run 1:
Design color_centroid, start of the top module:
module color_centroid
  (
    input         clk,
    input         rst,           
    input  [2:0]  rgbfilter,     
    input         new_frame_i,   
    output [14:0] orig_addr,
    input  [11:0] orig_pxl,
    output        proc_we,
    output [14:0] proc_addr,
    output [11:0] proc_pxl,
    output [7:0]  centroid,
    output        new_centroid,
    output [2:0]  proximity
  );
For scale: about 400 flip-flops, about 73 I/O pins, roughly 21,000 um^2 of cells after synthesis.
export LEC_CHECK = 0
export ABC_AREA = 0
export CAP_MARGIN = 0
export CORE_MARGIN = 2
export CORE_UTILIZATION = 72
export CTS_CLUSTER_DIAMETER = 100
export HOLD_SLACK_MARGIN = -0.09
export PLACE_DENSITY = 0.63
export SETUP_SLACK_MARGIN = -0.2
export SLEW_MARGIN = 40
create_clock -name core_clock -period 2.97 [get_ports {clk}]
run.sh (not shown) runs the stock make flow with config.mk's settings and CLKGATE_MAP_FILE=.
Final checks on run 1, whose flow otherwise completed, came back failing, citing negative setup slack.
[inputs] run 2 vs run 1
Settings: CTS_CLUSTER_DIAMETER no longer set, was 100; PLACE_DENSITY no longer set, was 0.63; CORE_UTILIZATION now 40, was 72; HOLD_SLACK_MARGIN no longer set, was -0.09; ABC_AREA no longer set, was 0; MAX_ROUTING_LAYER now met4, previously not set; SETUP_SLACK_MARGIN no longer set, was -0.2; SLEW_MARGIN now 20, was 40; the clock period (ns, I/O delays scaled along) now 10.0, was 2.97.
Results
Of run 1 and run 2, just one finished clean: run 2. Sort run 1 and run 2 by hold slack, descending, and run 2 comes first. Relative to run 1, the post-route minimum period of run 2 is higher by 1.22 ns. Taking run 1 as the reference, in run 2 total of cells resized after clock tree synthesis shows a reduction of 23; count of clock-buffer cells in the layout now sits higher.
Input changes introduced in run 3 (baseline for comparison: run 2):
Settings: CAP_MARGIN now 20, was 0; MAX_ROUTING_LAYER no longer set, was met4; CORE_UTILIZATION now 57, was 40; the clock period (ns, I/O delays scaled along) now 2.95, was 10.0.
### Flow results
Among run 2 and run 3, a clean, completed layout was produced by run 2 alone. Run 2 and run 3 ended up with nearly the same sequential cell count. Taking run 2 as the reference, in run 3 logic gate fraction of the total cell area lower, average vias per placed instance higher, H-tree depth roughly the same. Compare run 2 and run 3 | met2 track demand over resource higher: run 3. Max sum of routed wire length over all layers across run 2 and run 3: run 3. Min placed cell count across run 2 and run 3: run 3. Comparing run 2 and run 3, design area is higher on run 3. Note that the total power recorded for run 2 amounts to 0.29 times the value seen in run 3. Run 2 has a lower end-of-flow core utilization than run 3.

Starting RTL as in the previous note.
## color_centroid
module color_centroid
  (
    input         clk,
    input         rst,           
    input  [2:0]  rgbfilter,     
    input         new_frame_i,   
    output [14:0] orig_addr,
    input  [11:0] orig_pxl,
    output        proc_we,
    output [14:0] proc_addr,
    output [11:0] proc_pxl,
    output [7:0]  centroid,
    output        new_centroid,
    output [2:0]  proximity
  );
Settings: LEC_CHECK=0, CAP_MARGIN=20, CELL_PAD_IN_SITES_DETAIL_PLACEMENT=1, CELL_PAD_IN_SITES_GLOBAL_PLACEMENT=1, CORE_ASPECT_RATIO=0.68, CORE_MARGIN=7, CORE_UTILIZATION=45, MIN_ROUTING_LAYER=met1, SLEW_MARGIN=40; clock period 3.12 ns.
The baseline completed, yet does not pass: setup timing.
Change:
- CELL_PAD_IN_SITES_DETAIL_PLACEMENT: 1 -> unset
- CELL_PAD_IN_SITES_GLOBAL_PLACEMENT: 1 -> unset
- CORE_ASPECT_RATIO: 0.68 -> unset
- CORE_MARGIN: 7 -> 2
- CORE_UTILIZATION: 45 -> 40
- MIN_ROUTING_LAYER: met1 -> unset
- SLEW_MARGIN: 40 -> 20
- clock period: 3.12 -> 9.44 ns (I/O delays scaled with it)
Effect:
- Now the flow went through all stages and came out clean
- routed wire length fell by 18%
- global-route usage decreases by 4.2 points
- utilization shrinks by 8.9 points
- setup slack is better by 5100 ps
- combinational power came out lower by 73%
- sequential cell count is unchanged
- critical path depth drops by 2
- sequential share of layout area rises by 2.5 points
Change:
- CORE_UTILIZATION: 40 -> 62
- clock period: 9.44 -> 5.03 ns (I/O delays scaled with it)
The changed run finished clean; setup slack loses 3900 ps; fmax increases by 11%; count of clock-buffer cells in the layout decreases by 2; synthesized cell count stays the same; die size decreases by 35%; flip-flop count does not change; clock power increases by 62%.

Starting RTL as in the previous note.
export LEC_CHECK = 0
export CAP_MARGIN = 10
export CORE_MARGIN = 2
export CORE_UTILIZATION = 54
export CTS_CLUSTER_DIAMETER = 100
export SLEW_MARGIN = 25
create_clock -name core_clock -period 10.0 [get_ports {clk}]
The first run ran to the end with no violations.
Next try:
CAP_MARGIN = 20   (was 10)
CORE_UTILIZATION = 70   (was 54)
CTS_CLUSTER_DIAMETER = not set   (was 100)
SLEW_MARGIN = 20   (was 25)
clock period = 4.41 ns   (was 10.0 ns; I/O delays follow)
What happened:
- The new run passed the timing, DRC and antenna checks
- via count is higher by 6.2%
- setup slack got worse by 4.7 ns
- power is higher by 120%
- core utilization is higher by 18 points
- first-iteration DRC count is higher by 57%
- clock-buffer cell count is higher by 5
- synthesized cell count is unchanged
- area after synthesis stays the same
- routed wire length is higher by 2.1%
- global-route usage is higher by 8.0 points
- die area is lower by 22%
Next try:
CORE_UTILIZATION = 54   (was 70)
SLEW_MARGIN = 35   (was 20)
clock period = 10.0 ns   (was 4.41 ns; I/O delays follow)
Effect: Area after synthesis stays the same. Final area barely changes. Sequential power shrinks by well over a third. Die area grows by a quarter to a third. Worst hold slack stays flat. Core utilization shrinks by 19 points. Clock-buffer cell count does not change. Via count shrinks by a few percent.
Next try:
ABC_AREA = 1   (was not set)
CAP_MARGIN = 15   (was 20)
CORE_ASPECT_RATIO = 1.38   (was not set)
CORE_MARGIN = 5   (was 2)
CTS_CLUSTER_DIAMETER = 100   (was not set)
GPL_TIMING_DRIVEN = 0   (was not set)
MAX_ROUTING_LAYER = met5   (was not set)
SETUP_SLACK_MARGIN = 2.98   (was not set)
SLEW_MARGIN = 10   (was 35)
After rerunning: Worst setup slack gains 0.30 ns. Global-route usage increases by 2.6 points. Sequential power decreases by about 8%.
Next try:
ABC_AREA = not set   (was 1)
CAP_MARGIN = 20   (was 15)
CORE_ASPECT_RATIO = not set   (was 1.38)
CORE_MARGIN = 2   (was 5)
CORE_UTILIZATION = 53   (was 54)
CTS_CLUSTER_DIAMETER = not set   (was 100)
GPL_TIMING_DRIVEN = not set   (was 0)
MAX_ROUTING_LAYER = not set   (was met5)
SETUP_SLACK_MARGIN = not set   (was 2.98)
SLEW_MARGIN = 20   (was 10)
clock period = 5.31 ns   (was 10.0 ns; I/O delays follow)
Outcome: Power goes up by 120%; worst setup slack got worse by 4.7 ns; cell area went down by 5.1%; first-iteration DRC count is lower by 32%; wire length drops by 21%; clock power increases by 87%; clock skew is lower by 0.0041 ns; sequential power rises by 110%.

quartz:
Starting RTL as in the previous note.
Settings: LEC_CHECK=0, ABC_AREA=1, CAP_MARGIN=0, CORE_MARGIN=2, CORE_UTILIZATION=72, CTS_CLUSTER_DIAMETER=309, HOLD_SLACK_MARGIN=-0.09, PLACE_DENSITY=0.63, SETUP_SLACK_MARGIN=-0.2, SLEW_MARGIN=20; clock period 2.97 ns.
| quartz | all stages done | FAIL | negative setup slack |
What sierra does differently from quartz at the input level:
Settings: HOLD_SLACK_MARGIN removed (was -0.09); ABC_AREA removed (was 1); CORE_UTILIZATION changed from 72 to 70; SETUP_SLACK_MARGIN removed (was -0.2); CAP_MARGIN changed from 0 to 20; PLACE_DENSITY removed (was 0.63); CTS_CLUSTER_DIAMETER removed (was 309); the clock period (ns, I/O delays scaled along) changed from 2.97 to 7.55.
==> comparison <==
sierra closes out successfully: all stages finished, all timing, DRC and antenna checks passed. In sierra relative to quartz, area of the synthesized netlist per yosys stat had gone down by a few percent. quartz and sierra ended up with roughly the same clock latency on the worst-skew pair. quartz consumes more power than sierra. Per the comparison of sierra with quartz, combinational power went up 46%; critical path depth went down 2; post-synthesis to final-layout area growth went down 7.5 points. Between sierra and quartz, it is sierra whose post-synthesis share of cell area spent on and, or, nand and nor gates is lower, by 6.9 points. Relative to quartz, pre-CTS worst setup slack has increased by 2.88 ns in sierra.
## Diff of input files: indigo against sierra
Settings: changing CORE_UTILIZATION from 70 to 72; setting ABC_AREA to 1 for the first time; changing the clock period (ns, I/O delays scaled along) from 7.55 to 3.6.
## What came out
Re transition time at the pin with the least slew margin: indigo is 0.29 ns down on sierra.
indigo vs sierra: total wire length up by more than 10%
Per the comparison of indigo with sierra, Yosys chip area shows an increase of about 4%, count of vias placed by the detailed router shows an increase of 3593, post-route cell area shows an increase of about 6%, total power shows an increase of 76%.
sierra -> indigo: static leakage power increased by a little under 10%
[compare] base=sierra new=indigo: reported net switching power increased 0.61 mW; number of cells after detailed placement increased 638.
Delta (indigo minus sierra): first-pass GRT wire length increased 16%, area added between synthesis and finish climbed 1.7 points.
### indigo -> juniper
Settings: ABC_AREA: 1 -> unset; CTS_CLUSTER_DIAMETER: unset -> 358; SETUP_SLACK_MARGIN: unset -> 0.82; CTS_CLUSTER_SIZE: unset -> 83; the clock period (ns, I/O delays scaled along): 3.6 -> 2.79.
==> comparison <==
Out of juniper and indigo, the only run to close with the timing, DRC and antenna checks passing was indigo. The log for juniper ends in global routing with error DPL-0038, so the run never completed. juniper — area reported by Yosys stat 4.1% lower, indigo as reference. [compare] base=indigo new=juniper: floorplan die width shrank by about 2%; sequential share of the synthesized area grew by 1.9 points; number of port buffers held steady. Number of buffers added by the clock tree synthesis step is higher on indigo. Total half-perimeter wirelength after legalization and detailed placement: juniper < indigo.
Modified inputs, willow compared to juniper
Settings: swapping 72 for 40 in CORE_UTILIZATION; clearing CTS_CLUSTER_SIZE, which used to be 83; clearing SETUP_SLACK_MARGIN, which used to be 0.82; clearing CTS_CLUSTER_DIAMETER, which used to be 358; swapping 2.79 for 10.0 in the clock period (ns, I/O delays scaled along).
--- outcome ---
Of juniper and willow, juniper shows the lower maximum level of the CTS H-tree, with willow above it.
willow: pre-CTS setup slack is 5.73 ns higher than what juniper reported.
willow went all the way through synthesis, placement and routing and the layout is clean on timing, DRC and antenna.
Looking at estimated wirelength of the detail-placed design, willow sits 4000 um below juniper.
Compared with juniper, willow shows a effective utilization at floorplan that is 32 points lower.
Compared with juniper, willow shows a higher area of the placeable core.
Between willow and juniper, the flop and latch count out of synthesis does not differ in any meaningful way.
willow against juniper: count of buffers added by post-CTS timing repair for setup now sits lower; number of clock buffers inserted by TritonCTS grew by 38; die area rose by 78%.
#### Input delta (ember over willow)
Settings: CORE_MARGIN changed from 2 to 5; CTS_CLUSTER_DIAMETER newly set to 100; CORE_UTILIZATION changed from 40 to 54; GPL_TIMING_DRIVEN newly set to 1; ABC_AREA newly set to 0; MAX_ROUTING_LAYER newly set to met5; CAP_MARGIN changed from 20 to 15; CORE_ASPECT_RATIO newly set to 1.38; SETUP_SLACK_MARGIN newly set to 2.98; SLEW_MARGIN changed from 20 to 10; TNS_END_PERCENT newly set to 90.
Notes after the runs:
On slew at the pin closest to its max-slew limit: ember sits above willow.
[compare] base=willow new=ember: routability-driven placement congestion ratio has increased, count of pins over their slew limit roughly the same, number of clock buffers in the layout fell by 4.5%.
Of willow and ember, willow shows the higher post-route cell area, with ember below it.
Cell count after placement: higher on willow
Power and IR drop assume default switching activity.
